[flow/design.v]
module gca_dlnv(
    input [31:0]    coord0,
    input [31:0]    coord1,
    input           ld,
    input           step,
    input           CLK,
    output          FC,
    output [20:0]   ADDR
);
    reg         [15:0] x0;
    reg         [15:0] y0;
    wire        [15:0] x1;
    wire        [15:0] y1;
    reg  signed [15:0] dx, dy;
    reg  signed [15:0] sx, sy;
    reg  signed [15:0] error;
    wire signed [15:0] e2;
    assign x1 = {5'b0, coord1[10:0]};
    assign y1 = {6'b0, coord1[20:11]};
    assign e2 = error <<< 1;
    assign ADDR = {y0[9:0], x0[10:0]};
    assign FC = !ld && (x0 == x1 && y0 == y1 || e2 >= dy && x0 == x1 || e2 <= dx && y0 == y1);
    always @(posedge CLK) begin
        if(ld) begin
            x0 <= {5'b0, coord0[10:0]};
            y0 <= {6'b0, coord0[20:11]};
            sx <= (x0 > x1) ? -16'd1 : 16'd1;
            sy <= (y0 > y1) ? -16'd1 : 16'd1;
            dx <= (x0 < x1) ? (x1 - x0) : (x0 - x1);
            dy <= (y1 < y0) ? (y1 - y0) : (y0 - y1);
            error <= dx + dy;
        end
        if(step && !ld) begin
            if(e2 >= dy) x0 <= x0 + sx;
            if(e2 <= dx) y0 <= y0 + sy;
            if(e2 >= dy && e2 <= dx)
                error <= error + dx + dy;
            else if(e2 >= dy)
                error <= error + dy;
            else if(e2 <= dx)
                error <= error + dx;
        end
    end
endmodule
[flow/run.sh]
#!/bin/bash
# the make line also repeats each setting of config.mk as NAME=value (left out here)
make -C /OpenROAD-flow-scripts/flow DESIGN_CONFIG=/design/flow/config.mk WORK_HOME=/design/flow/orfs CLKGATE_MAP_FILE= finish
[flow/config.mk]
export PLATFORM = sky130hd
export DESIGN_NAME = gca_dlnv
export DESIGN_NICKNAME = gca_dlnv
export VERILOG_FILES = /design/flow/design.v
export SDC_FILE = /design/flow/constraint.sdc
export NUM_CORES = 4
export LEC_CHECK = 0
export CAP_MARGIN = 20
export CORE_MARGIN = 2
export CORE_UTILIZATION = 66
export SLEW_MARGIN = 20
[flow/constraint.sdc]
create_clock -name core_clock -period 3.84 [get_ports {CLK}]
set_input_delay 0.7680 -clock core_clock [delete_from_list [all_inputs] [get_ports {CLK}]]
set_output_delay 0.7680 -clock core_clock [all_outputs]
set_load 0.01 [all_outputs]
==> flow_summary.toml, run 1 <==
# implementation run metrics
[synthesis]
yosysWarnings = 1
async_reset_ff_share_pct = 0
syn-num-nets = 1498
yosysTopAreaCellShare_pct = 19.1
synthAoiAreaFrac_pct = 25.3
synthMuxAreaShare_pct = 4.21
area_leaders = "ha_1 (19%), edfxtp_1 (9.9%), dfxtp_1 (9.1%), xnor2_1 (4.9%), a21oi_1 (4.6%)"
synth.distinct_cells = 85
synth_flops = 81
synth_area_leader_cell = "ha_1"
avgSynthCellArea_sq_um = 8.20
syn-instance-count = 1263
ff_type = "dfxtp_1"
synth.cellmix.simpleShare_pct = 15.8
yosys_cells = 1263
top_cell = "ha_1"
ys_sh_xor_pct = 7.92
synth-edff-count = 34
ys_seq_share_pct = 18.9
fa_ha_area_share_pct = 21.0
syn-cell-area_sq_mm = 0.0104
netlist_logic_family_top = "AND-OR/OR-AND gates"
common_cells = "ha_1 (158), inv_1 (102), a21oi_1 (95), nor2_1 (83), nand2_1 (79)"
yosys_area_sq_mm = 0.0104

[critical_path]
crit_top_cell = "nor2_1"
start_kind = "register"
cp-endpoint = "error[14]"
crit_family = "AND-OR/OR-AND gates"
critical_path_class = "reg -> reg"
cp.depth = 17
cp-end-kind = "register"
cp_cell_sequence = "ha_2 > fa_2 > a211oi_4 > o21ai_2 > a31oi_2 > o21bai_1 > a21o_1 > xor2_2 > ha_1 > nand2_1 > nor2_1 > a221o_1 > o41a_1 > xnor2_1 > nor2_1 > xnor3_1 > o21ai_1"
cp_slowest_cell = "edfxtp_1"
critPathArrivalTime_ns = 4.20
cpPeakStageDelay_ns = 0.42
reg2reg_slack_ns = -0.08
rr_endpoint = "error[14]"
critPathBufInv = 0
crit_fanout = 2
worst_r2r_startpoint = "dx[0]"
required_ns = 4.12
crit_start = "dx[0]"
r2r_cells = 17

[floorplanning]
die_width_microns = 129
die_area_sq_mm = 0.0167
die_h_microns = 129
io_pins = 89
num_rows = 45
coreArea_sq_mm = 0.0153
initial_core_util_pct = 67.9

[detailed_routing]
routedWlPerCell_microns = 17.9
antenna_left = 0
first_pass_iters = 5
routed_wl_mm = 28.4
vias = 9844
drt-initial-drc-count = 866
antenna_cells = 0
drc = 0
vias_per_cell = 6.21

[placement]
dpl.hpwl_mm = 22.2
gp_congestion = 0.970
pre_cts_slack_ns = -0.187
io_buffer_count = 66
dpl-instance-area_sq_mm = 0.0116

[global_route]
grt_pass1_vias = 9483
track_usage_pct = 34.1
grt_max_degree = 51
grt_overflow = 0
grt_first_pass_wirelength_mm = 45.5
antenna_found_initial = 0

[clock_network]
cts_buffers = 9
cts_max_path_buffers = 2
cts_htree_levels = 3
cts_tree = "built"
ctsHoldBuffers = 0
clkLatencyLatePin_ns = 0.35
cts_sinks = 81
clkTransAtPathRegs_ns = 0.07
root_buffer = "clkbuf_16"

[cells_and_area]
final_util_pct = 79.2
design_area_sq_mm = 0.0121
fin_nets = 1604
area_growth_syn_to_layout_pct = 16.8

[status]
status = "finished with violations"
violations = "negative setup slack"

[final_timing]
tns_ns = -0.0819
skew_ns = 0.00956
final-setup-viol-count = 1
worst_pin_slew_ns = 0.648
max_freq_mhz = 255
fin_crit_ns = 3.92
setup_ws_ns = -0.0819
whs_ns = 0.556
slew_viol_final = 0
finalHoldViolCount = 0
relSlewSlack_pct = 56.7
final.period_utilization_pct = 102
rsz0062_at_grt = "true"

[run]
max_cap_violations = 0
warning_count = 76

[worst_hold_path]
holdPathEnd = "x0[15]"
hold_path.class = "reg -> reg"
worstHoldPathCells = 2
min-delay-start = "x0[15]"
-- stage by stage --
step / cells
floorplan: 1263
global route: 1585
detailed placement: 1565
finish: 1585
global placement: 1565
CTS: 1583
-- final cells by class --
class	count	area [sq um]
clock buffer	9	225
clock inverter	7	95.1
fill	1089	3170
sequential	81	1960
timing repair buffer	151	1310
multi-input combinational	1022	7850
inverter	104	390
tap	211	264
-- timing repair --
action                                  in CTS  in global routing
endpoints found under the hold margin        0                  0
pin swaps                                   10                 10
buffers inserted                             2                  2
resized                                     11                 23
endpoints found under the setup margin       4                  5
-- metal layers --
metal | track usage, % | routed length (microns)
met1 | 41.9 | 12400
met2 | 58.9 | 13200
met3 | 6.23 | 1720
met4 | 14.0 | 1130
met5 | 0 | 0
==> run 2: changes to the inputs <==
Settings changed: ABC_AREA set to 1, CORE_UTILIZATION 66 to 72, CTS_CLUSTER_DIAMETER set to 94, CTS_CLUSTER_SIZE set to 99, PLACE_DENSITY set to 0.42, TNS_END_PERCENT set to 5.
Clock period 3.84 ns to 2.53 ns, I/O delays scaled along.
==> flow_summary.toml, run 2 <==
# generated from flow reports
[synthesis]
async_reset_ff_share_pct = 0
synth_area_leader_cell = "ha_1"
top_cell = "nand2_1"
common_cells = "nand2_1 (437), inv_1 (211), ha_1 (158), a21oi_1 (134), nor2_1 (123)"
synth.distinct_cells = 50
ys_sh_xor_pct = 7.64
yosysTopAreaCellShare_pct = 17.8
synthMuxAreaShare_pct = 0.180
ff_type = "dfxtp_1"
avgSynthCellArea_sq_um = 6.59
yosysWarnings = 1
syn-instance-count = 1689
netlist_logic_family_top = "simple AND/OR/NAND/NOR gates"
area_leaders = "ha_1 (18%), nand2_1 (15%), edfxtp_1 (9.2%), dfxtp_1 (8.5%), inv_1 (7.1%)"
fa_ha_area_share_pct = 19.6
synth-edff-count = 34
yosys_area_sq_mm = 0.0111
yosys_cells = 1689
synthAoiAreaFrac_pct = 17.0
ys_seq_share_pct = 17.6
synth_flops = 81
syn-cell-area_sq_mm = 0.0111
syn-num-nets = 1924
synth.cellmix.simpleShare_pct = 27.4

[clock_network]
ctsHoldBuffers = 0
cts_htree_levels = 3
cts_buffers = 9
cts_max_path_buffers = 2
cts_sinks = 81
root_buffer = "clkbuf_16"

[status]
haltStage = "global routing (5_1_grt)"
error_message = "[ERROR GRT-0116] Global routing finished with congestion. Check the congestion regions in the DRC Viewer."
status = "aborted with a tool error"

[floorplanning]
die_width_microns = 128
coreArea_sq_mm = 0.0151
io_pins = 89
die_h_microns = 128
initial_core_util_pct = 73.5
die_area_sq_mm = 0.0165
num_rows = 45

[placement]
dpl-instance-area_sq_mm = 0.0137
dpl.hpwl_mm = 31.7
io_buffer_count = 66
gp_congestion = 1.09

[global_route]
track_usage_pct = 84.5
grt_overflow = 199
run 2: through the flow:
step                hold slack [ns]  utilization (%)  cells  setup WS (ns)
floorplan                     0.481                -   1689         -0.176
global placement              0.502             90.8   2159         -0.734
detailed placement            0.517             90.8   2159         -0.768
CTS                           0.481             95.0   2179         -0.615
run 2: what timing repair did:
| action | 4_1_cts |
|---|---|
| endpoints found under the setup margin | 66 |
| setup buffers | 5 |
| pin swaps | 30 |
| gates resized | 90 |
run 2: routing by layer:
layer / global-route usage, % / GRT overflow
met3: 68.5 / 3
met1: 81.5 / 6
met2: 101 / 109
met4: 94.4 / 79
met5: 36.8 / 2
==> run 3: changes to the inputs <==
Settings changed: ABC_AREA 1 to unset, CAP_MARGIN 20 to 30, CTS_CLUSTER_DIAMETER 94 to 32, CTS_CLUSTER_SIZE 99 to 80, MAX_ROUTING_LAYER set to met4, PLACE_DENSITY 0.42 to unset, PLACE_DENSITY_LB_ADDON set to 0.04, SETUP_SLACK_MARGIN set to 0.59, TNS_END_PERCENT 5 to 40.
Clock period 2.53 ns to 4.13 ns, I/O delays scaled along.
==> flow_summary.toml, run 3 <==
# implementation run metrics
[status]
status = "complete, no violations"

[synthesis]
yosys_cells = 1263
ys_seq_share_pct = 18.9
syn-num-nets = 1498
synth-edff-count = 34
yosysTopAreaCellShare_pct = 19.1
avgSynthCellArea_sq_um = 8.20
synth_area_leader_cell = "ha_1"
ys_sh_xor_pct = 7.92
synth_flops = 81
netlist_logic_family_top = "AND-OR/OR-AND gates"
ff_type = "dfxtp_1"
syn-instance-count = 1263
common_cells = "ha_1 (158), inv_1 (102), a21oi_1 (95), nor2_1 (83), nand2_1 (79)"
synthMuxAreaShare_pct = 4.21
syn-cell-area_sq_mm = 0.0104
fa_ha_area_share_pct = 21.0
synth.distinct_cells = 85
yosysWarnings = 1
area_leaders = "ha_1 (19%), edfxtp_1 (9.9%), dfxtp_1 (9.1%), xnor2_1 (4.9%), a21oi_1 (4.6%)"
yosys_area_sq_mm = 0.0104
async_reset_ff_share_pct = 0
synth.cellmix.simpleShare_pct = 15.8
synthAoiAreaFrac_pct = 25.3
top_cell = "ha_1"

[worst_hold_path]
worstHoldPathCells = 2
min-delay-start = "x0[15]"
hold_path.class = "reg -> reg"
holdPathEnd = "x0[15]"

[placement]
io_buffer_count = 66
pre_cts_slack_ns = 0.0634
dpl.hpwl_mm = 21.6
gp_congestion = 0.983

[cells_and_area]
area_growth_syn_to_layout_pct = 15.8
fin_nets = 1586

[final_timing]
relSlewSlack_pct = 39.9
max_freq_mhz = 248
skew_ns = 0.00995
finalHoldViolCount = 0
final.period_utilization_pct = 97.4
whs_ns = 0.560
worst_pin_slew_ns = 0.899
slew_viol_final = 0
setup_ws_ns = 0.105
final-setup-viol-count = 0
rsz0062_at_grt = "true"
fin_crit_ns = 4.02

[clock_network]
cts_htree_levels = 3
clkLatencyLatePin_ns = 0.35
ctsHoldBuffers = 0
cts_sinks = 81
clkTransAtPathRegs_ns = 0.07
root_buffer = "clkbuf_16"
cts_buffers = 9
cts_tree = "built"
cts_max_path_buffers = 2

[floorplanning]
die_area_sq_mm = 0.0154
die_width_microns = 124
initial_core_util_pct = 74.0
io_pins = 89
num_rows = 43
coreArea_sq_mm = 0.0140
die_h_microns = 124

[global_route]
grt_max_degree = 47
grt_overflow = 0
antenna_found_initial = 0
grt_pass1_vias = 9537
grt_first_pass_wirelength_mm = 44.8
track_usage_pct = 38.1

[critical_path]
rr_endpoint = "error[14]"
required_ns = 4.41
crit_family = "AND-OR/OR-AND gates"
cp_cell_sequence = "ha_2 > fa_2 > buf_4 > xor2_1 > ha_1 > a211oi_1 > o21ai_1 > a21o_1 > a221o_1 > o41a_1 > xnor2_1 > nor2_1 > xnor3_1 > o21ai_1"
critPathBufInv = 1
crit_top_cell = "o21ai_1"
reg2reg_slack_ns = 0.11
r2r_cells = 14
crit_start = "dx[0]"
cp.depth = 14
cp_slowest_cell = "a211oi_1"
worst_r2r_startpoint = "dx[0]"
crit_fanout = 5
cp-end-kind = "register"
critPathArrivalTime_ns = 4.30
start_kind = "register"
critical_path_class = "reg -> reg"
cpPeakStageDelay_ns = 0.45
cp-endpoint = "error[14]"

[detailed_routing]
routed_wl_mm = 29.3
antenna_left = 0
drt-initial-drc-count = 1005
antenna_cells = 0
vias_per_cell = 6.61
vias = 10100
first_pass_iters = 7
routedWlPerCell_microns = 19.1
drc = 0

[run]
max_cap_violations = 0
warning_count = 74
[run 3: stage by stage]
| step | instances | TNS [ns] | area, sq um | utilization [%] |
|---|---|---|---|---|
| after global placement | 1493 | 0 | 11200 | 80.4 |
| after CTS | 1519 | 0 | 11600 | 83.3 |
| after global routing | 1536 | -0.0977 | 12000 | 85.7 |
| final | 1536 | 0 | 12000 | 85.7 |
| after detailed placement | 1493 | 0 | 11200 | 80.4 |
| after floorplan | 1263 | 0 | 10400 | - |
[run 3: cell type report]
type / count / area, sq um
Clock buffer: 10 / 229
Sequential cell: 81 / 1960
Clock inverter: 6 / 58.8
Timing Repair Buffer: 133 / 1160
Tap cell: 180 / 225
Inverter: 104 / 393
Fill cell: 829 / 2000
Multi-Input combinational cell: 1022 / 7960
[run 3: timing repair]
item | 4_1_cts | 5_1_grt
setup endpoints to repair | 13 | 27
pin swaps | 14 | 25
gates cloned | 0 | 1
resized | 14 | 45
buffers inserted | 10 | 16
[run 3: per-layer routing]
| metal | routed length, microns | vias to the layer above | global-route usage [%] |
|---|---|---|---|
| li1 | - | 4758 | - |
| met4 | 1330 | 0 | 19.0 |
| met1 | 12000 | 4716 | 46.4 |
| met2 | 13900 | 550 | 63.3 |
| met5 | 0 | - | - |
| met3 | 2000 | 122 | 3.62 |
==> run 4: changes to the inputs <==
Settings changed: ABC_AREA set to 0, CORE_UTILIZATION 72 to 69, CTS_CLUSTER_DIAMETER 32 to 50, CTS_CLUSTER_SIZE 80 to 90, GPL_ROUTABILITY_DRIVEN set to 0, GPL_TIMING_DRIVEN set to 1, MIN_ROUTING_LAYER set to met1, PLACE_DENSITY_LB_ADDON 0.04 to 0.18, SETUP_SLACK_MARGIN 0.59 to unset, SLEW_MARGIN 20 to 30, TNS_END_PERCENT 40 to 50.
Clock period 4.13 ns to 3.46 ns, I/O delays scaled along.
==> flow_summary.toml, run 4 <==
# implementation run metrics
[cells_and_area]
area_growth_syn_to_layout_pct = 22.9
final_cells = 1635
seq_area_sq_mm = 0.00196
fin_nets = 1681
final_util_pct = 87.2
comb_area_sq_mm = 0.00795
fill_cells = 772

[final_timing]
worst_pin_slew_ns = 0.719
slew_viol_final = 0
rsz0062_at_grt = "true"
tns_ns = -0.921
finalHoldViolCount = 0
max_freq_mhz = 252
relSlewSlack_pct = 51.9
skew_ns = 0.00866
setup_ws_ns = -0.515
final-setup-viol-count = 4
final.period_utilization_pct = 115
fin_crit_ns = 3.97

[critical_path]
cp_slowest_cell = "edfxtp_1"
required_ns = 3.74
cpPeakStageDelay_ns = 0.41
r2r_cells = 17
critPathBufInv = 0
critical_path_class = "reg -> reg"
crit_fanout = 2
start_kind = "register"
cp.depth = 17
cp-endpoint = "error[14]"
cp-end-kind = "register"
crit_family = "AND-OR/OR-AND gates"
rr_endpoint = "error[14]"
reg2reg_slack_ns = -0.51
cp_cell_sequence = "ha_2 > fa_2 > a211oi_4 > o21ai_1 > a31oi_1 > o21bai_1 > a21o_1 > xor2_1 > ha_1 > nand2_1 > nor2_1 > a221o_1 > o41a_1 > xnor2_1 > nor2_1 > xnor3_1 > o21ai_1"
critPathArrivalTime_ns = 4.25
worst_r2r_startpoint = "dx[0]"
crit_start = "dx[0]"

[status]
violations = "negative setup slack"
status = "finished with violations"

[synthesis]
synthAoiAreaFrac_pct = 25.3
synth.distinct_cells = 85
syn-num-nets = 1498
ff_type = "dfxtp_1"
synth_flops = 81
netlist_logic_family_top = "AND-OR/OR-AND gates"
syn-instance-count = 1263
yosysWarnings = 1
synth_area_leader_cell = "ha_1"
avgSynthCellArea_sq_um = 8.20
yosys_area_sq_mm = 0.0104
area_leaders = "ha_1 (19%), edfxtp_1 (9.9%), dfxtp_1 (9.1%), xnor2_1 (4.9%), a21oi_1 (4.6%)"
common_cells = "ha_1 (158), inv_1 (102), a21oi_1 (95), nor2_1 (83), nand2_1 (79)"
yosysTopAreaCellShare_pct = 19.1
syn-cell-area_sq_mm = 0.0104
async_reset_ff_share_pct = 0
synthMuxAreaShare_pct = 4.21
yosys_cells = 1263
ys_seq_share_pct = 18.9
synth-edff-count = 34
ys_sh_xor_pct = 7.92
synth.cellmix.simpleShare_pct = 15.8
top_cell = "ha_1"
fa_ha_area_share_pct = 21.0

[clock_network]
cts_buffers = 9
cts_htree_levels = 3
cts_max_path_buffers = 2
cts_tree = "built"
root_buffer = "clkbuf_16"
cts_sinks = 81
ctsHoldBuffers = 0
clkLatencyLatePin_ns = 0.35
clkTransAtPathRegs_ns = 0.06

[worst_hold_path]
hold_path.class = "reg -> reg"
min-delay-start = "x0[7]"
holdPathEnd = "x0[7]"
worstHoldPathCells = 2

[floorplanning]
io_pins = 89
coreArea_sq_mm = 0.0146
num_rows = 44
die_width_microns = 126
die_h_microns = 126
die_area_sq_mm = 0.0160
initial_core_util_pct = 71.0

[run]
warning_count = 74
max_cap_violations = 0

[detailed_routing]
drt-initial-drc-count = 1189
routedWlPerCell_microns = 18.9
routed_wl_mm = 30.9
drc = 0
vias = 10600
first_pass_iters = 6
antenna_cells = 0
antenna_left = 0
vias_per_cell = 6.48

[global_route]
grt_max_degree = 37
grt_overflow = 0
grt_first_pass_wirelength_mm = 48.8
grt_pass1_vias = 10400
track_usage_pct = 38.3
antenna_found_initial = 0

[placement]
io_buffer_count = 66
dpl.hpwl_mm = 22.8
pre_cts_slack_ns = -0.523
dp_cells = 1611
## run 4: through the flow
| stage | hold slack [ns] | cell area [sq um] |
|---|---|---|
| final | 0.596 | 12700 |
| after global routing | 0.620 | 12700 |
| after CTS | 0.594 | 12500 |
| after detailed placement | 0.534 | 12100 |
| after global placement | 0.514 | 12100 |
| after floorplan | 0.487 | 10400 |
## run 4: layout make-up
cell class	count	area share [%]
Inverter	104	3.09
Clock buffer	11	1.83
Multi-Input combinational cell	1022	62.4
Tap cell	184	1.81
Clock inverter	5	0.374
Sequential cell	81	15.4
Timing Repair Buffer	228	15.1
## run 4: timing repair
item,CTS,global route
endpoints found under the hold margin,0,0
endpoints found under the setup margin,6,12
gates cloned,0,0
gates resized,22,33
pin swaps,15,30
setup buffers,4,7
## run 4: routing by layer
layer	vias to the layer above	global-route usage, %	share of wire (%)
met5	-	-	0
met4	0	18.0	5.0
met3	155	4.56	7.3
met2	568	65.2	48
met1	4918	45.0	39
li1	4949	-	-
==> run 5: changes to the inputs <==
Settings changed: ABC_AREA 0 to unset, CAP_MARGIN 30 to 20, CORE_UTILIZATION 69 to 68, CTS_CLUSTER_DIAMETER 50 to 41, CTS_CLUSTER_SIZE 90 to unset, GPL_ROUTABILITY_DRIVEN 0 to unset, GPL_TIMING_DRIVEN 1 to unset, MAX_ROUTING_LAYER met4 to unset, MIN_ROUTING_LAYER met1 to unset, PLACE_DENSITY_LB_ADDON 0.18 to unset, SLEW_MARGIN 30 to 20, TNS_END_PERCENT 50 to unset.
Clock period 3.46 ns to 3.78 ns, I/O delays scaled along.
==> flow_summary.toml, run 5 <==
# implementation run metrics
[detailed_routing]
antenna_left = 0
drc = 0
routed_wl_mm = 28.3
vias = 9952
antenna_cells = 0
routedWlPerCell_microns = 18.0
drt-initial-drc-count = 916
first_pass_iters = 6
vias_per_cell = 6.31

[synthesis]
netlist_logic_family_top = "AND-OR/OR-AND gates"
ys_sh_xor_pct = 7.92
syn-num-nets = 1498
avgSynthCellArea_sq_um = 8.20
synth_area_leader_cell = "ha_1"
ys_seq_share_pct = 18.9
top_cell = "ha_1"
synthMuxAreaShare_pct = 4.21
fa_ha_area_share_pct = 21.0
area_leaders = "ha_1 (19%), edfxtp_1 (9.9%), dfxtp_1 (9.1%), xnor2_1 (4.9%), a21oi_1 (4.6%)"
yosysWarnings = 1
common_cells = "ha_1 (158), inv_1 (102), a21oi_1 (95), nor2_1 (83), nand2_1 (79)"
async_reset_ff_share_pct = 0
yosys_area_sq_mm = 0.0104
synth.distinct_cells = 85
synthAoiAreaFrac_pct = 25.3
synth-edff-count = 34
yosys_cells = 1263
syn-instance-count = 1263
synth_flops = 81
yosysTopAreaCellShare_pct = 19.1
synth.cellmix.simpleShare_pct = 15.8
ff_type = "dfxtp_1"
syn-cell-area_sq_mm = 0.0104

[final_timing]
skew_ns = 0.0104
final.period_utilization_pct = 107
setup_ws_ns = -0.264
fin_crit_ns = 4.04
relSlewSlack_pct = 52.8
max_freq_mhz = 247
finalHoldViolCount = 0
rsz0062_at_grt = "true"
tns_ns = -0.264
slew_viol_final = 0
final-setup-viol-count = 1
worst_pin_slew_ns = 0.708

[critical_path]
cp-endpoint = "error[14]"
cp-end-kind = "register"
worst_r2r_startpoint = "dx[0]"
critPathArrivalTime_ns = 4.32
cpPeakStageDelay_ns = 0.43
crit_family = "AND-OR/OR-AND gates"
crit_fanout = 2
required_ns = 4.05
cp.depth = 17
rr_endpoint = "error[14]"
start_kind = "register"
critical_path_class = "reg -> reg"
reg2reg_slack_ns = -0.26
critPathBufInv = 0
cp_cell_sequence = "ha_2 > fa_2 > a211oi_2 > o21ai_1 > a31oi_1 > o21bai_1 > a21o_1 > xor2_2 > ha_1 > nand2_1 > nor2_1 > a221o_1 > o41a_1 > xnor2_1 > nor2_1 > xnor3_1 > o21ai_1"
crit_start = "dx[0]"
r2r_cells = 17
cp_slowest_cell = "edfxtp_1"

[status]
violations = "negative setup slack"
status = "finished with violations"

[clock_network]
cts_max_path_buffers = 2
cts_sinks = 81
cts_htree_levels = 3
clkTransAtPathRegs_ns = 0.07
cts_buffers = 9
root_buffer = "clkbuf_16"
clkLatencyLatePin_ns = 0.35
cts_tree = "built"

[cells_and_area]
area_growth_syn_to_layout_pct = 16.9
final_util_pct = 80.5
design_area_sq_mm = 0.0121
fin_nets = 1618

[placement]
gp_congestion = 0.962
dpl-instance-area_sq_mm = 0.0116
io_buffer_count = 66
dpl.hpwl_mm = 22.1

[worst_hold_path]
worstHoldPathCells = 2
min-delay-start = "x0[15]"
holdPathEnd = "x0[15]"
hold_path.class = "reg -> reg"

[floorplanning]
die_area_sq_mm = 0.0162
die_width_microns = 127
die_h_microns = 127
num_rows = 45
initial_core_util_pct = 68.9
coreArea_sq_mm = 0.0150
io_pins = 89

[global_route]
grt_max_degree = 49
antenna_found_initial = 0
grt_pass1_vias = 9452
track_usage_pct = 34.7
grt_first_pass_wirelength_mm = 45.4
grt_overflow = 0

[run]
max_cap_violations = 0
warning_count = 75
## run 5: area by class of cell
cell class	count	area, sq um
clock inverter	6	82.6
timing repair buffer	165	1400
multi-input combinational	1022	7800
sequential	81	1960
fill	1069	2930
clock buffer	10	229
inverter	104	390
tap	188	235
## run 5: layer usage
metal	track usage (%)	part of all wire, %	vias up
li1	-	-	4848
met1	44.1	43	4602
met2	58.7	47	396
met3	5.03	6.0	106
met4	15.1	4.3	0
met5	0	0	-
## run 5: what timing repair did
item	in CTS	in global routing
setup endpoints to repair	5	5
pin swaps	10	16
buffers inserted	4	5
resized	7	20
hold buffers	0	0
## run 5: metrics by stage
step                setup slack, ns  instances  hold slack, ns
global placement             -0.145       1551           0.520
global route                 -0.380       1576           0.627
CTS                          -0.158       1571           0.549
finish                       -0.264       1576           0.551
detailed placement           -0.232       1551           0.538
floorplan                    0.0229       1263           0.487
==> run 6: changes to the inputs <==
Settings changed: ABC_AREA set to 1, CAP_MARGIN 20 to 5, CORE_UTILIZATION 68 to 72, CTS_CLUSTER_DIAMETER 41 to unset, CTS_CLUSTER_SIZE set to 99, TNS_END_PERCENT set to 5.
Clock period 3.78 ns to 2.51 ns, I/O delays scaled along.
==> flow_summary.toml, run 6 <==
# generated from flow reports
[synthesis]
syn-num-nets = 1924
area_leaders = "ha_1 (18%), nand2_1 (15%), edfxtp_1 (9.2%), dfxtp_1 (8.5%), inv_1 (7.1%)"
ys_seq_share_pct = 17.6
common_cells = "nand2_1 (437), inv_1 (211), ha_1 (158), a21oi_1 (134), nor2_1 (123)"
yosysTopAreaCellShare_pct = 17.8
synth.distinct_cells = 50
synth_flops = 81
syn-instance-count = 1689
avgSynthCellArea_sq_um = 6.59
yosys_cells = 1689
yosys_area_sq_mm = 0.0111
synthAoiAreaFrac_pct = 17.0
netlist_logic_family_top = "simple AND/OR/NAND/NOR gates"
top_cell = "nand2_1"
synth.cellmix.simpleShare_pct = 27.4
yosysWarnings = 1
synth_area_leader_cell = "ha_1"
ys_sh_xor_pct = 7.64
fa_ha_area_share_pct = 19.6
ff_type = "dfxtp_1"
async_reset_ff_share_pct = 0
synth-edff-count = 34
synthMuxAreaShare_pct = 0.180
syn-cell-area_sq_mm = 0.0111

[status]
error_message = "[ERROR GRT-0116] Global routing finished with congestion. Check the congestion regions in the DRC Viewer."
status = "aborted with a tool error"
haltStage = "global routing (5_1_grt)"

[global_route]
track_usage_pct = 93.0
grt_overflow = 716

[clock_network]
cts_htree_levels = 3
cts_max_path_buffers = 2
root_buffer = "clkbuf_16"
ctsHoldBuffers = 0
cts_buffers = 9
cts_sinks = 81

[floorplanning]
die_h_microns = 128
die_area_sq_mm = 0.0165
die_width_microns = 128
io_pins = 89
num_rows = 45
initial_core_util_pct = 73.5
coreArea_sq_mm = 0.0151

[placement]
gp_congestion = 1.09
dpl-instance-area_sq_mm = 0.0138
dpl.hpwl_mm = 32.2
io_buffer_count = 66
run 6: timing repair:
action | in CTS
cloned | 0
buffers inserted | 11
endpoints found under the setup margin | 77
pin swaps | 55
resized | 139
run 6: layer usage:
metal  global-route usage, %  overflow
met1                    86.5        14
met2                     112       453
met3                    76.2         7
met4                     106       239
met5                    44.7         3
run 6: through the flow:
| stage | setup WS (ns) | utilization [%] | std cells |
|---|---|---|---|
| floorplan | -0.196 | - | 1689 |
| global placement | -0.765 | 91.1 | 2165 |
| detailed placement | -0.846 | 91.1 | 2165 |
| CTS | -0.500 | 96.9 | 2190 |
==> run 7: changes to the inputs <==
Settings changed: ABC_AREA 1 to unset, CTS_CLUSTER_DIAMETER set to 362.
Clock period 2.51 ns to 2.95 ns, I/O delays scaled along.
==> flow_summary.toml, run 7 <==
# generated from flow reports
[synthesis]
synthMuxAreaShare_pct = 4.21
yosysTopAreaCellShare_pct = 19.1
fa_ha_area_share_pct = 21.0
syn-num-nets = 1498
synth_flops = 81
yosysWarnings = 1
synth.distinct_cells = 85
synthAoiAreaFrac_pct = 25.3
syn-instance-count = 1263
ys_seq_share_pct = 18.9
synth-edff-count = 34
yosys_cells = 1263
synth.cellmix.simpleShare_pct = 15.8
synth_area_leader_cell = "ha_1"
ys_sh_xor_pct = 7.92
top_cell = "ha_1"
async_reset_ff_share_pct = 0
yosys_area_sq_mm = 0.0104
ff_type = "dfxtp_1"
avgSynthCellArea_sq_um = 8.20
netlist_logic_family_top = "AND-OR/OR-AND gates"
syn-cell-area_sq_mm = 0.0104
area_leaders = "ha_1 (19%), edfxtp_1 (9.9%), dfxtp_1 (9.1%), xnor2_1 (4.9%), a21oi_1 (4.6%)"
common_cells = "ha_1 (158), inv_1 (102), a21oi_1 (95), nor2_1 (83), nand2_1 (79)"

[clock_network]
cts_max_path_buffers = 2
cts_buffers = 9
ctsHoldBuffers = 0
cts_sinks = 81
cts_htree_levels = 3
root_buffer = "clkbuf_16"

[placement]
gp_congestion = 1.01
dpl.hpwl_mm = 28.3
dp_cells = 1699
dpl-instance-area_sq_mm = 0.0128
io_buffer_count = 66

[floorplanning]
die_area_sq_mm = 0.0154
die_h_microns = 124
io_pins = 89
die_width_microns = 124
coreArea_sq_mm = 0.0140
initial_core_util_pct = 74.0
num_rows = 43

[status]
error_message = "[ERROR GRT-0116] Global routing finished with congestion. Check the congestion regions in the DRC Viewer."
haltStage = "global routing (5_1_grt)"
status = "aborted with a tool error"

[global_route]
grt_overflow = 126
track_usage_pct = 77.8
[run 7: what timing repair did]
action / in CTS
buffers inserted: 10
endpoints found under the setup margin: 77
resized: 75
pin swaps: 27
[run 7: stage by stage]
step           hold slack (ns)  setup slack, ns  TNS, ns
4_1_cts                  0.580            -1.00    -7.66
2_1_floorplan            0.487           -0.656    -2.43
3_3_place_gp             0.519           -0.710   -21.71
3_5_place_dp             0.567            -1.01   -30.75
[run 7: metal layers]
| layer | overflow | GRT usage, % |
|---|---|---|
| met1 | 3 | 74.9 |
| met4 | 57 | 84.0 |
| met2 | 62 | 95.5 |
| met3 | 3 | 61.5 |
| met5 | 1 | 26.0 |
==> run 8: changes to the inputs <==
Settings changed: CAP_MARGIN 5 to 35, CTS_CLUSTER_DIAMETER 362 to 237, CTS_CLUSTER_SIZE 99 to unset, HOLD_SLACK_MARGIN set to -0.1, PLACE_DENSITY set to 0.91, TNS_END_PERCENT 5 to 40.
Clock period 2.95 ns to 3.7 ns, I/O delays scaled along.
==> flow_summary.toml, run 8 <==
# implementation run metrics
[status]
status = "finished with violations"
violations = "negative setup slack"

[critical_path]
worst_r2r_startpoint = "dx[1]"
required_ns = 3.99
cp_slowest_cell = "edfxtp_1"
critPathBufInv = 1
cp-end-kind = "register"
cp_cell_sequence = "buf_4 > fa_2 > a211oi_2 > o21ai_1 > a31oi_2 > o21bai_1 > a21o_1 > xor2_2 > ha_1 > nand2_1 > nor2_1 > a221o_1 > o41a_1 > xnor2_1 > nor2_1 > xnor3_1 > o21ai_1"
critical_path_class = "reg -> reg"
reg2reg_slack_ns = -0.15
crit_family = "AND-OR/OR-AND gates"
crit_start = "dx[1]"
critPathArrivalTime_ns = 4.14
cp.depth = 17
crit_fanout = 2
start_kind = "register"
r2r_cells = 17
cp-endpoint = "error[14]"
cpPeakStageDelay_ns = 0.41
rr_endpoint = "error[14]"

[placement]
gp_congestion = 0.970
io_buffer_count = 66
pre_cts_slack_ns = -0.180
dpl.hpwl_mm = 22.6

[synthesis]
syn-num-nets = 1498
async_reset_ff_share_pct = 0
synth.distinct_cells = 85
synth-edff-count = 34
yosysTopAreaCellShare_pct = 19.1
yosys_area_sq_mm = 0.0104
top_cell = "ha_1"
syn-cell-area_sq_mm = 0.0104
synthAoiAreaFrac_pct = 25.3
common_cells = "ha_1 (158), inv_1 (102), a21oi_1 (95), nor2_1 (83), nand2_1 (79)"
netlist_logic_family_top = "AND-OR/OR-AND gates"
syn-instance-count = 1263
yosysWarnings = 1
synthMuxAreaShare_pct = 4.21
yosys_cells = 1263
synth.cellmix.simpleShare_pct = 15.8
ys_sh_xor_pct = 7.92
area_leaders = "ha_1 (19%), edfxtp_1 (9.9%), dfxtp_1 (9.1%), xnor2_1 (4.9%), a21oi_1 (4.6%)"
fa_ha_area_share_pct = 21.0
synth_area_leader_cell = "ha_1"
ys_seq_share_pct = 18.9
avgSynthCellArea_sq_um = 8.20
synth_flops = 81
ff_type = "dfxtp_1"

[cells_and_area]
fin_nets = 1615
area_growth_syn_to_layout_pct = 16.5
final_util_pct = 86.2
fill_cells = 774

[detailed_routing]
vias_per_cell = 6.66
drc = 0
routedWlPerCell_microns = 19.5
drt-initial-drc-count = 945
vias = 10400
first_pass_iters = 8
antenna_left = 0
routed_wl_mm = 30.5
antenna_cells = 0

[floorplanning]
die_area_sq_mm = 0.0154
initial_core_util_pct = 74.0
coreArea_sq_mm = 0.0140
die_width_microns = 124
io_pins = 89
num_rows = 43
die_h_microns = 124

[clock_network]
clkLatencyLatePin_ns = 0.36
cts_buffers = 9
cts_sinks = 81
ctsHoldBuffers = 0
cts_max_path_buffers = 2
cts_htree_levels = 3
root_buffer = "clkbuf_16"
clkTransAtPathRegs_ns = 0.06
cts_tree = "built"

[run]
warning_count = 73
max_cap_violations = 0

[final_timing]
final-setup-viol-count = 4
finalHoldViolCount = 0
fin_crit_ns = 3.85
relSlewSlack_pct = 53.3
skew_ns = 0.00784
max_freq_mhz = 260
rsz0062_at_grt = "true"
final.period_utilization_pct = 104
slew_viol_final = 0
worst_pin_slew_ns = 0.695
setup_ws_ns = -0.147

[global_route]
grt_max_degree = 43
track_usage_pct = 41.2
grt_first_pass_wirelength_mm = 49.7
grt_overflow = 0
grt_pass1_vias = 10300
antenna_found_initial = 0

[worst_hold_path]
worstHoldPathCells = 2
min-delay-start = "x0[15]"
hold_path.class = "reg -> reg"
holdPathEnd = "x0[15]"
==> run 8: per-stage QoR <==
stage / instance area, sq um / TNS [ns] / hold slack (ns) / cells
5_1_grt: 12100 / -1.27 / 0.591 / 1565
3_5_place_dp: 11600 / -0.579 / 0.524 / 1543
3_3_place_gp: 11600 / -0.163 / 0.514 / 1543
2_1_floorplan: 10400 / 0 / 0.487 / 1263
6_report: 12100 / -0.350 / 0.539 / 1565
4_1_cts: 12000 / -0.116 / 0.530 / 1563
==> run 8: routing by layer <==
layer / vias up / part of all wire, % / GRT usage, %
met5: - / 0 / 0
met4: 0 / 5.5 / 24.0
met3: 153 / 7.7 / 7.78
met2: 581 / 48 / 70.4
met1: 4869 / 39 / 48.1
li1: 4823 / - / -
==> run 8: what timing repair did <==
item,4_1_cts,5_1_grt
pin swaps,5,11
gates resized,15,11
setup endpoints to repair,4,6
cloned,0,0
setup buffers,4,1
==> run 8: layout make-up <==
class / count / area [sq um] / area share, %
repair buffers: 162 / 1390 / 11.5
inverters: 104 / 390 / 3.24
flip-flops and latches: 81 / 1960 / 16.3
multi-input cells: 1022 / 7820 / 64.8
clock buffers: 11 / 233 / 1.93
clock inverters: 5 / 46.3 / 0.384
well taps: 180 / 225 / 1.87
==> run 9: changes to the inputs <==
Settings changed: ABC_AREA set to 0, CAP_MARGIN 35 to 5, CELL_PAD_IN_SITES_DETAIL_PLACEMENT set to 2, CORE_ASPECT_RATIO set to 1.68, CORE_UTILIZATION 72 to 15, CTS_CLUSTER_DIAMETER 237 to unset, GPL_ROUTABILITY_DRIVEN set to 0, HOLD_SLACK_MARGIN -0.1 to unset, PLACE_DENSITY 0.91 to unset, PLACE_DENSITY_LB_ADDON set to 0.25, SETUP_SLACK_MARGIN set to -0.26, SLEW_MARGIN 20 to 25, TNS_END_PERCENT 40 to 10.
Clock period 3.7 ns to 5.29 ns, I/O delays scaled along.
==> flow_summary.toml, run 9 <==
# implementation run metrics
[status]
status = "complete, no violations"

[detailed_routing]
routedWlPerCell_microns = 17.8
first_pass_iters = 7
drt-initial-drc-count = 313
vias = 9618
vias_per_cell = 4.39
drc = 0
routed_wl_mm = 39.0
antenna_left = 0
antenna_cells = 0

[synthesis]
yosysWarnings = 1
synth.cellmix.simpleShare_pct = 15.8
ys_seq_share_pct = 18.9
fa_ha_area_share_pct = 21.0
synthMuxAreaShare_pct = 4.21
synthAoiAreaFrac_pct = 25.3
syn-cell-area_sq_mm = 0.0104
avgSynthCellArea_sq_um = 8.20
syn-num-nets = 1498
synth_flops = 81
synth-edff-count = 34
common_cells = "ha_1 (158), inv_1 (102), a21oi_1 (95), nor2_1 (83), nand2_1 (79)"
ys_sh_xor_pct = 7.92
area_leaders = "ha_1 (19%), edfxtp_1 (9.9%), dfxtp_1 (9.1%), xnor2_1 (4.9%), a21oi_1 (4.6%)"
syn-instance-count = 1263
ff_type = "dfxtp_1"
synth.distinct_cells = 85
yosys_area_sq_mm = 0.0104
async_reset_ff_share_pct = 0
yosys_cells = 1263
netlist_logic_family_top = "AND-OR/OR-AND gates"
yosysTopAreaCellShare_pct = 19.1
synth_area_leader_cell = "ha_1"
top_cell = "ha_1"

[worst_hold_path]
hold_path.class = "reg -> reg"
worstHoldPathCells = 2
min-delay-start = "x0[15]"
holdPathEnd = "x0[15]"

[critical_path]
cp.depth = 11
crit_fanout = 9
critPathArrivalTime_ns = 3.72
cp-endpoint = "FC"
rr_endpoint = "error[14]"
cp_cell_sequence = "clkdlybuf4s50_1 > ha_1 > and2_1 > nand3_1 > nor3_1 > buf_4 > inv_1 > nand2_1 > a22oi_1 > nor2_1 > clkdlybuf4s50_1"
critPathBufInv = 4
crit_family = "buffers and inverters"
crit_start = "coord1[20]"
r2r_cells = 17
critical_path_class = "in -> out"
start_kind = "input port"
reg2reg_slack_ns = 0.67
cpPeakStageDelay_ns = 0.58
cp-end-kind = "primary output"
worst_r2r_startpoint = "dx[0]"
crit_top_cell = "clkdlybuf4s50_1"
cp_slowest_cell = "clkdlybuf4s50_1"
required_ns = 4.23

[final_timing]
skew_ns = 0.0101
rsz0062_at_grt = "false"
finalHoldViolCount = 0
slew_viol_final = 0
final-setup-viol-count = 0
tns_ns = 0
final.period_utilization_pct = 90.3
fin_crit_ns = 4.78
max_freq_mhz = 209
relSlewSlack_pct = 45.7
worst_pin_slew_ns = 0.795

[clock_network]
clkTransAtPathRegs_ns = 0.06
cts_htree_levels = 3
cts_sinks = 81
root_buffer = "clkbuf_16"
cts_max_path_buffers = 2
cts_buffers = 9
cts_resized = 0
ctsHoldBuffers = 0
cts_setup_buffers = 0
cts_tree = "built"
clkLatencyLatePin_ns = 0.39

[placement]
dpl.hpwl_mm = 32.7
io_buffer_count = 66
dp_cells = 2177

[cells_and_area]
final_cells = 2193
final_util_pct = 18.0
fin_nets = 1541
area_growth_syn_to_layout_pct = 18.1

[run]
max_cap_violations = 0
warning_count = 71

[floorplanning]
die_area_sq_mm = 0.0712
die_h_microns = 345
coreArea_sq_mm = 0.0681
num_rows = 124
die_width_microns = 207
io_pins = 89
initial_core_util_pct = 15.2

[global_route]
antenna_found_initial = 0
grt_first_pass_wirelength_mm = 60.7
grt_pass1_vias = 10900
grt_overflow = 0
track_usage_pct = 11.2
grt_max_degree = 53
[run 9: metal layers]
layer | up-vias | GRT usage (%) | wire, microns
met5 | - | 0 | 0
met4 | 0 | 6.86 | 2240
met3 | 75 | 1.23 | 639
met2 | 132 | 23.0 | 22700
met1 | 4750 | 10.1 | 13400
li1 | 4661 | - | -
[run 9: final cells by class]
| cell class | count | area, sq um |
|---|---|---|
| inverter | 104 | 390 |
| clock buffer | 12 | 236 |
| sequential | 81 | 1960 |
| tap | 882 | 1100 |
| fill | 7875 | 55900 |
| multi-input combinational | 1022 | 7690 |
| clock inverter | 4 | 20.0 |
| timing repair buffer | 88 | 823 |
[run 9: metrics by stage]
stage	setup slack, ns	hold WS, ns	area, sq um
global route	0.343	0.591	12200
finish	0.514	0.549	12200
detailed placement	0.516	0.546	12000
CTS	0.485	0.557	12200
global placement	0.532	0.526	12000
floorplan	1.53	0.487	10400
==> run 10: changes to the inputs <==
Settings changed: ABC_AREA 0 to unset, CAP_MARGIN 5 to 20, CELL_PAD_IN_SITES_DETAIL_PLACEMENT 2 to unset, CORE_ASPECT_RATIO 1.68 to unset, CORE_UTILIZATION 15 to 40, GPL_ROUTABILITY_DRIVEN 0 to unset, PLACE_DENSITY_LB_ADDON 0.25 to unset, SETUP_SLACK_MARGIN -0.26 to unset, SLEW_MARGIN 25 to 20, TNS_END_PERCENT 10 to unset.
Clock period 5.29 ns to 7.23 ns, I/O delays scaled along.
==> flow_summary.toml, run 10 <==
# implementation run metrics
[status]
status = "complete, no violations"

[final_timing]
fin_crit_ns = 5.85
final-setup-viol-count = 0
final.period_utilization_pct = 80.9
max_freq_mhz = 171
slew_viol_final = 0
worst_pin_slew_ns = 1.03
relSlewSlack_pct = 31.3
tns_ns = 0
setup_ws_ns = 1.38
skew_ns = 0.0164
rsz0062_at_grt = "false"
finalHoldViolCount = 0

[detailed_routing]
vias = 9073
met2_length_mm = 12.1
top_layer = "met4"
wl_met3_microns = 898
routed_wl_mm = 27.1
drc = 0
antenna_cells = 0
routedWlPerCell_microns = 16.7
wl_met1_mm = 13.4
vias_per_cell = 5.59
drt-initial-drc-count = 526
antenna_left = 0
first_pass_iters = 5

[synthesis]
area_leaders = "ha_1 (19%), edfxtp_1 (9.9%), dfxtp_1 (9.1%), xnor2_1 (4.9%), a21oi_1 (4.6%)"
avgSynthCellArea_sq_um = 8.20
ys_seq_share_pct = 18.9
ys_sh_xor_pct = 7.92
netlist_logic_family_top = "AND-OR/OR-AND gates"
ff_type = "dfxtp_1"
syn-instance-count = 1263
top_cell = "ha_1"
synth.cellmix.simpleShare_pct = 15.8
synth.distinct_cells = 85
syn-num-nets = 1498
synthMuxAreaShare_pct = 4.21
yosys_cells = 1263
yosysTopAreaCellShare_pct = 19.1
fa_ha_area_share_pct = 21.0
common_cells = "ha_1 (158), inv_1 (102), a21oi_1 (95), nor2_1 (83), nand2_1 (79)"
async_reset_ff_share_pct = 0
yosysWarnings = 1
syn-cell-area_sq_mm = 0.0104
yosys_area_sq_mm = 0.0104
synth-edff-count = 34
synth_flops = 81
synth_area_leader_cell = "ha_1"
synthAoiAreaFrac_pct = 25.3

[critical_path]
crit_start = "coord1[8]"
cp-endpoint = "FC"
cpPeakStageDelay_ns = 0.64
cp_slowest_cell = "nor4_1"
crit_family = "simple AND/OR/NAND/NOR gates"
critical_path_class = "in -> out"
crit_fanout = 11
critPathBufInv = 2
start_kind = "input port"
r2r_cells = 17
critPathArrivalTime_ns = 4.40
rr_endpoint = "error[14]"
worst_r2r_startpoint = "dx[0]"
cp-end-kind = "primary output"
cp_cell_sequence = "clkdlybuf4s50_1 > ha_1 > nand3_1 > nor2_1 > nand2_1 > nor4_1 > a22oi_1 > nor2_1 > clkdlybuf4s50_1"
reg2reg_slack_ns = 2.81
cp.depth = 9
required_ns = 5.78

[global_route]
track_usage_pct = 20.5
grt_overflow = 0
grt_pass1_vias = 8740
grt_first_pass_wirelength_mm = 44.2
antenna_found_initial = 0
grt_max_degree = 55

[clock_network]
cts_resized = 0
cts_max_path_buffers = 2
clkTransAtPathRegs_ns = 0.06
cts_buffers = 9
clkLatencyLatePin_ns = 0.36
ctsHoldBuffers = 0
cts_setup_buffers = 0
cts_htree_levels = 3
root_buffer = "clkbuf_16"
cts_sinks = 81
cts_tree = "built"

[placement]
dpl.hpwl_mm = 21.4
gp_congestion = 0.868
io_buffer_count = 66
pre_cts_slack_ns = 1.30

[floorplanning]
initial_core_util_pct = 40.9
coreArea_sq_mm = 0.0253
die_area_sq_mm = 0.0272
die_width_microns = 165
die_h_microns = 165
io_pins = 89
num_rows = 58

[worst_hold_path]
min-delay-start = "x0[15]"
hold_path.class = "reg -> reg"
holdPathEnd = "x0[15]"
worstHoldPathCells = 2

[cells_and_area]
area_growth_syn_to_layout_pct = 10.6
comb_area_sq_mm = 0.00769
fin_nets = 1524
fill_cells = 2504
seq_area_sq_mm = 0.00196

[run]
max_cap_violations = 0
warning_count = 71
[run 10: area by class of cell]
| cell class | count | area share, % |
|---|---|---|
| timing repair buffer | 71 | 6.08 |
| tap | 330 | 3.61 |
| inverter | 104 | 3.41 |
| sequential | 81 | 17.1 |
| clock buffer | 12 | 2.34 |
| multi-input combinational | 1022 | 67.2 |
| clock inverter | 4 | 0.197 |
[run 10: per-stage QoR]
step | area [sq um] | utilization, % | std cells | hold WS, ns
global route | 11400 | 45.2 | 1624 | 0.572
finish | 11400 | 45.2 | 1624 | 0.532
detailed placement | 11200 | 44.0 | 1608 | 0.525
CTS | 11400 | 45.2 | 1624 | 0.533
floorplan | 10400 | - | 1263 | 0.487
global placement | 11200 | 44.0 | 1608 | 0.518
[run 10: layer usage]
metal  global-route usage [%]  vias to the layer above
met5                        0                        -
met1                     28.3                     4218
li1                         -                     4638
met4                     7.23                        0
met3                     1.56                       41
met2                     33.7                      176
==> run 11: changes to the inputs <==
Settings changed: CAP_MARGIN 20 to 30, CORE_UTILIZATION 40 to 72, PLACE_DENSITY set to 0.67.
Clock period 7.23 ns to 3.85 ns, I/O delays scaled along.
==> flow_summary.toml, run 11 <==
# implementation run metrics
[floorplanning]
coreArea_sq_mm = 0.0140
die_width_microns = 124
initial_core_util_pct = 74.0
die_h_microns = 124
die_area_sq_mm = 0.0154
io_pins = 89
num_rows = 43

[critical_path]
crit_start = "dx[0]"
cp_cell_sequence = "ha_2 > fa_2 > buf_4 > a21o_1 > a21oi_1 > xnor2_1 > ha_1 > o21ai_1 > o21ai_1 > a21o_1 > a221o_1 > o41a_1 > xnor2_1 > nor2_1 > xnor3_1 > o21ai_1"
cp-endpoint = "error[14]"
critPathArrivalTime_ns = 4.22
cp-end-kind = "register"
critPathBufInv = 1
cp.depth = 16
crit_family = "AND-OR/OR-AND gates"
rr_endpoint = "error[14]"
critical_path_class = "reg -> reg"
cpPeakStageDelay_ns = 0.42
start_kind = "register"
r2r_cells = 16
reg2reg_slack_ns = -0.08
required_ns = 4.15
crit_fanout = 4
worst_r2r_startpoint = "dx[0]"
crit_top_cell = "o21ai_1"
cp_slowest_cell = "edfxtp_1"

[run]
warning_count = 75
max_cap_violations = 0

[synthesis]
ys_sh_xor_pct = 7.92
top_cell = "ha_1"
netlist_logic_family_top = "AND-OR/OR-AND gates"
syn-instance-count = 1263
ff_type = "dfxtp_1"
synth-edff-count = 34
synthMuxAreaShare_pct = 4.21
synth.cellmix.simpleShare_pct = 15.8
yosysTopAreaCellShare_pct = 19.1
synthAoiAreaFrac_pct = 25.3
synth_area_leader_cell = "ha_1"
yosys_cells = 1263
yosysWarnings = 1
ys_seq_share_pct = 18.9
async_reset_ff_share_pct = 0
avgSynthCellArea_sq_um = 8.20
common_cells = "ha_1 (158), inv_1 (102), a21oi_1 (95), nor2_1 (83), nand2_1 (79)"
area_leaders = "ha_1 (19%), edfxtp_1 (9.9%), dfxtp_1 (9.1%), xnor2_1 (4.9%), a21oi_1 (4.6%)"
syn-num-nets = 1498
yosys_area_sq_mm = 0.0104
syn-cell-area_sq_mm = 0.0104
synth.distinct_cells = 85
fa_ha_area_share_pct = 21.0
synth_flops = 81

[global_route]
grt_pass1_vias = 9779
grt_max_degree = 52
antenna_found_initial = 0
grt_overflow = 0
track_usage_pct = 39.8
grt_first_pass_wirelength_mm = 47.5

[final_timing]
rsz0062_at_grt = "true"
worst_pin_slew_ns = 0.734
skew_ns = 0.00622
max_freq_mhz = 255
final.period_utilization_pct = 102
relSlewSlack_pct = 50.9
slew_viol_final = 0
final-setup-viol-count = 1
fin_crit_ns = 3.93
finalHoldViolCount = 0
setup_ws_ns = -0.0760

[clock_network]
cts_sinks = 81
clkTransAtPathRegs_ns = 0.07
cts_tree = "built"
clkLatencyLatePin_ns = 0.36
cts_htree_levels = 3
root_buffer = "clkbuf_16"
cts_max_path_buffers = 2
cts_buffers = 9

[detailed_routing]
vias_per_cell = 6.52
antenna_cells = 0
drc = 0
routedWlPerCell_microns = 19.2
vias = 10100
routed_wl_mm = 29.8
drt-initial-drc-count = 996
antenna_left = 0
first_pass_iters = 7

[cells_and_area]
fin_nets = 1605
area_growth_syn_to_layout_pct = 15.6
comb_area_sq_mm = 0.00778
final_cells = 1555
seq_area_sq_mm = 0.00196
fill_cells = 848

[placement]
pre_cts_slack_ns = -0.166
io_buffer_count = 66
dp_cells = 1532
dpl.hpwl_mm = 22.4
gp_congestion = 1.04

[worst_hold_path]
worstHoldPathCells = 2
hold_path.class = "reg -> reg"
min-delay-start = "x0[15]"
holdPathEnd = "x0[15]"

[status]
violations = "negative setup slack"
status = "finished with violations"
==> run 11: timing repair <==
item | CTS | global route
setup endpoints to repair | 5 | 6
pin swaps | 6 | 9
buffers inserted | 6 | 1
resized | 7 | 15
hold buffers | 0 | 0
==> run 11: per-layer routing <==
layer  GRT usage, %  vias to the layer above  share of wire [%]
li1               -                     4810                  -
met1           49.8                     4669                 41
met2           64.1                      513                 46
met3           9.07                      153                8.0
met4           20.4                        0                5.2
met5              0                        -                  0
==> run 11: area by class of cell <==
| cell class | count | share of cell area (%) |
|---|---|---|
| inverters | 104 | 3.26 |
| well taps | 180 | 1.88 |
| clock inverters | 6 | 0.700 |
| flip-flops and latches | 81 | 16.4 |
| clock buffers | 10 | 1.91 |
| repair buffers | 152 | 10.9 |
| multi-input cells | 1022 | 65.0 |
==> run 11: stage by stage <==
step / TNS, ns / util [%] / hold WS (ns) / cell area (sq um)
6_report: -0.0760 / 85.6 / 0.540 / 12000
5_1_grt: -0.483 / 85.6 / 0.596 / 12000
4_1_cts: -0.00693 / 85.1 / 0.530 / 11900
3_5_place_dp: -0.351 / 82.4 / 0.519 / 11500
3_3_place_gp: -0.0746 / 82.4 / 0.520 / 11500
2_1_floorplan: 0 / - / 0.487 / 10400
==> run 12: changes to the inputs <==
Settings changed: CAP_MARGIN 30 to 15, CTS_CLUSTER_DIAMETER set to 395, HOLD_SLACK_MARGIN set to -0.08, PLACE_DENSITY 0.67 to unset, SETUP_SLACK_MARGIN set to -0.27.
Clock period 3.85 ns to 3.64 ns, I/O delays scaled along.
==> flow_summary.toml, run 12 <==
# implementation run metrics
[status]
status = "finished with violations"
violations = "negative setup slack"

[global_route]
grt_overflow = 0
grt_pass1_vias = 10500
antenna_found_initial = 1
grt_max_degree = 37
track_usage_pct = 42.2
grt_first_pass_wirelength_mm = 50.5

[placement]
dp_cells = 1573
dpl-instance-area_sq_mm = 0.0118
dpl.hpwl_mm = 23.2
io_buffer_count = 66
gp_congestion = 0.997

[detailed_routing]
antenna_cells = 0
drt-initial-drc-count = 1562
vias = 11100
drc = 0
routed_wl_mm = 34.6
vias_per_cell = 6.91
antenna_left = 0
first_pass_iters = 7
routedWlPerCell_microns = 21.6

[cells_and_area]
final_cells = 1601
fin_nets = 1651
seq_area_sq_mm = 0.00196
comb_area_sq_mm = 0.00783
final_util_pct = 88.7
fill_cells = 698
design_area_sq_mm = 0.0124
area_growth_syn_to_layout_pct = 19.8

[synthesis]
syn-cell-area_sq_mm = 0.0104
synth_flops = 81
top_cell = "ha_1"
yosysWarnings = 1
fa_ha_area_share_pct = 21.0
yosys_cells = 1263
synth_area_leader_cell = "ha_1"
syn-num-nets = 1498
synth.cellmix.simpleShare_pct = 15.8
yosysTopAreaCellShare_pct = 19.1
synth.distinct_cells = 85
ff_type = "dfxtp_1"
synthMuxAreaShare_pct = 4.21
synth-edff-count = 34
avgSynthCellArea_sq_um = 8.20
synthAoiAreaFrac_pct = 25.3
area_leaders = "ha_1 (19%), edfxtp_1 (9.9%), dfxtp_1 (9.1%), xnor2_1 (4.9%), a21oi_1 (4.6%)"
ys_sh_xor_pct = 7.92
yosys_area_sq_mm = 0.0104
netlist_logic_family_top = "AND-OR/OR-AND gates"
ys_seq_share_pct = 18.9
async_reset_ff_share_pct = 0
syn-instance-count = 1263
common_cells = "ha_1 (158), inv_1 (102), a21oi_1 (95), nor2_1 (83), nand2_1 (79)"

[critical_path]
critPathBufInv = 1
required_ns = 3.93
reg2reg_slack_ns = -0.68
critical_path_class = "reg -> reg"
cp-end-kind = "register"
cp_cell_sequence = "ha_1 > o21ai_0 > o21a_1 > nor3_2 > buf_4 > o311ai_1 > nand2_1 > xor2_1 > ha_1 > o41a_1 > xnor2_2 > nor2_4 > xnor3_1 > o21ai_1"
crit_start = "dx[2]"
cpPeakStageDelay_ns = 0.93
cp.depth = 14
crit_fanout = 3
critPathArrivalTime_ns = 4.61
crit_family = "AND-OR/OR-AND gates"
rr_endpoint = "error[14]"
r2r_cells = 14
worst_r2r_startpoint = "dx[2]"
start_kind = "register"
cp-endpoint = "error[14]"
cp_slowest_cell = "o311ai_1"
crit_top_cell = "ha_1"

[final_timing]
final.period_utilization_pct = 119
fin_crit_ns = 4.32
rsz0062_at_grt = "true"
worst_pin_slew_ns = 1.12
skew_ns = 0.0112
setup_ws_ns = -0.681
slew_viol_final = 0
finalHoldViolCount = 0
whs_ns = 0.570
final-setup-viol-count = 6
max_freq_mhz = 231
relSlewSlack_pct = 24.0

[worst_hold_path]
holdPathEnd = "x0[15]"
min-delay-start = "x0[15]"
worstHoldPathCells = 2
hold_path.class = "reg -> reg"

[clock_network]
cts_max_path_buffers = 2
ctsHoldBuffers = 0
cts_sinks = 81
root_buffer = "clkbuf_16"
clkTransAtPathRegs_ns = 0.07
cts_tree = "built"
cts_buffers = 9
clkLatencyLatePin_ns = 0.36
cts_htree_levels = 3

[floorplanning]
die_h_microns = 124
num_rows = 43
initial_core_util_pct = 74.0
coreArea_sq_mm = 0.0140
die_width_microns = 124
die_area_sq_mm = 0.0154
io_pins = 89

[run]
max_cap_violations = 0
warning_count = 74
run 12: through the flow:
stage	setup WS, ns	setup TNS [ns]
3_3_place_gp	-0.244	-0.907
4_1_cts	-0.263	-0.847
2_1_floorplan	-0.117	-0.126
5_1_grt	-0.740	-2.44
6_report	-0.681	-1.54
3_5_place_dp	-0.358	-1.33
run 12: cell type report:
type,count,area share [%]
inverters,104,3.15
multi-input cells,1022,63.1
repair buffers,198,13.3
clock inverters,7,0.948
flip-flops and latches,81,15.8
well taps,180,1.82
clock buffers,9,1.82
run 12: what timing repair did:
item / in CTS / in global routing
setup endpoints to repair: 2 / 5
gates resized: 10 / 22
endpoints found under the hold margin: 0 / 0
pin swaps: 6 / 10
setup buffers: 5 / 7
run 12: routing by layer:
layer / up-vias / GRT usage, % / routed length [microns]
li1: 4886 / - / -
met1: 5054 / 52.1 / 12800
met2: 818 / 68.5 / 15100
met3: 310 / 8.65 / 4130
met4: 2 / 23.9 / 2620
met5: - / 0 / 13
==> run 13: changes to the inputs <==
Settings changed: CAP_MARGIN 15 to 30, CTS_CLUSTER_DIAMETER 395 to 25, HOLD_SLACK_MARGIN -0.08 to unset, PLACE_DENSITY set to 0.67, SETUP_SLACK_MARGIN -0.27 to 1.01.
Clock period 3.64 ns to 3.48 ns, I/O delays scaled along.
==> flow_summary.toml, run 13 <==
# generated from flow reports
[synthesis]
syn-cell-area_sq_mm = 0.0104
async_reset_ff_share_pct = 0
ff_type = "dfxtp_1"
area_leaders = "ha_1 (19%), edfxtp_1 (9.9%), dfxtp_1 (9.1%), xnor2_1 (4.9%), a21oi_1 (4.6%)"
yosys_area_sq_mm = 0.0104
ys_sh_xor_pct = 7.92
synth.cellmix.simpleShare_pct = 15.8
syn-num-nets = 1498
top_cell = "ha_1"
synth_area_leader_cell = "ha_1"
ys_seq_share_pct = 18.9
common_cells = "ha_1 (158), inv_1 (102), a21oi_1 (95), nor2_1 (83), nand2_1 (79)"
synthMuxAreaShare_pct = 4.21
fa_ha_area_share_pct = 21.0
avgSynthCellArea_sq_um = 8.20
yosys_cells = 1263
yosysTopAreaCellShare_pct = 19.1
yosysWarnings = 1
synthAoiAreaFrac_pct = 25.3
synth-edff-count = 34
synth.distinct_cells = 85
syn-instance-count = 1263
synth_flops = 81
netlist_logic_family_top = "AND-OR/OR-AND gates"

[status]
error_message = "[ERROR DPL-0033] detailed placement checks failed during check placement."
haltStage = "clock tree synthesis (4_1_cts)"
status = "aborted with a tool error"

[floorplanning]
die_width_microns = 124
die_area_sq_mm = 0.0154
initial_core_util_pct = 74.0
coreArea_sq_mm = 0.0140
num_rows = 43
io_pins = 89
die_h_microns = 124

[placement]
pre_cts_slack_ns = -0.482
dpl-instance-area_sq_mm = 0.0123
dpl.hpwl_mm = 23.7
dp_cells = 1592
gp_congestion = 0.990
io_buffer_count = 66
[run 13: stage by stage]
| step | util (%) |
|---|---|
| after global placement | 87.6 |
| after floorplan | - |
| after detailed placement | 87.6 |
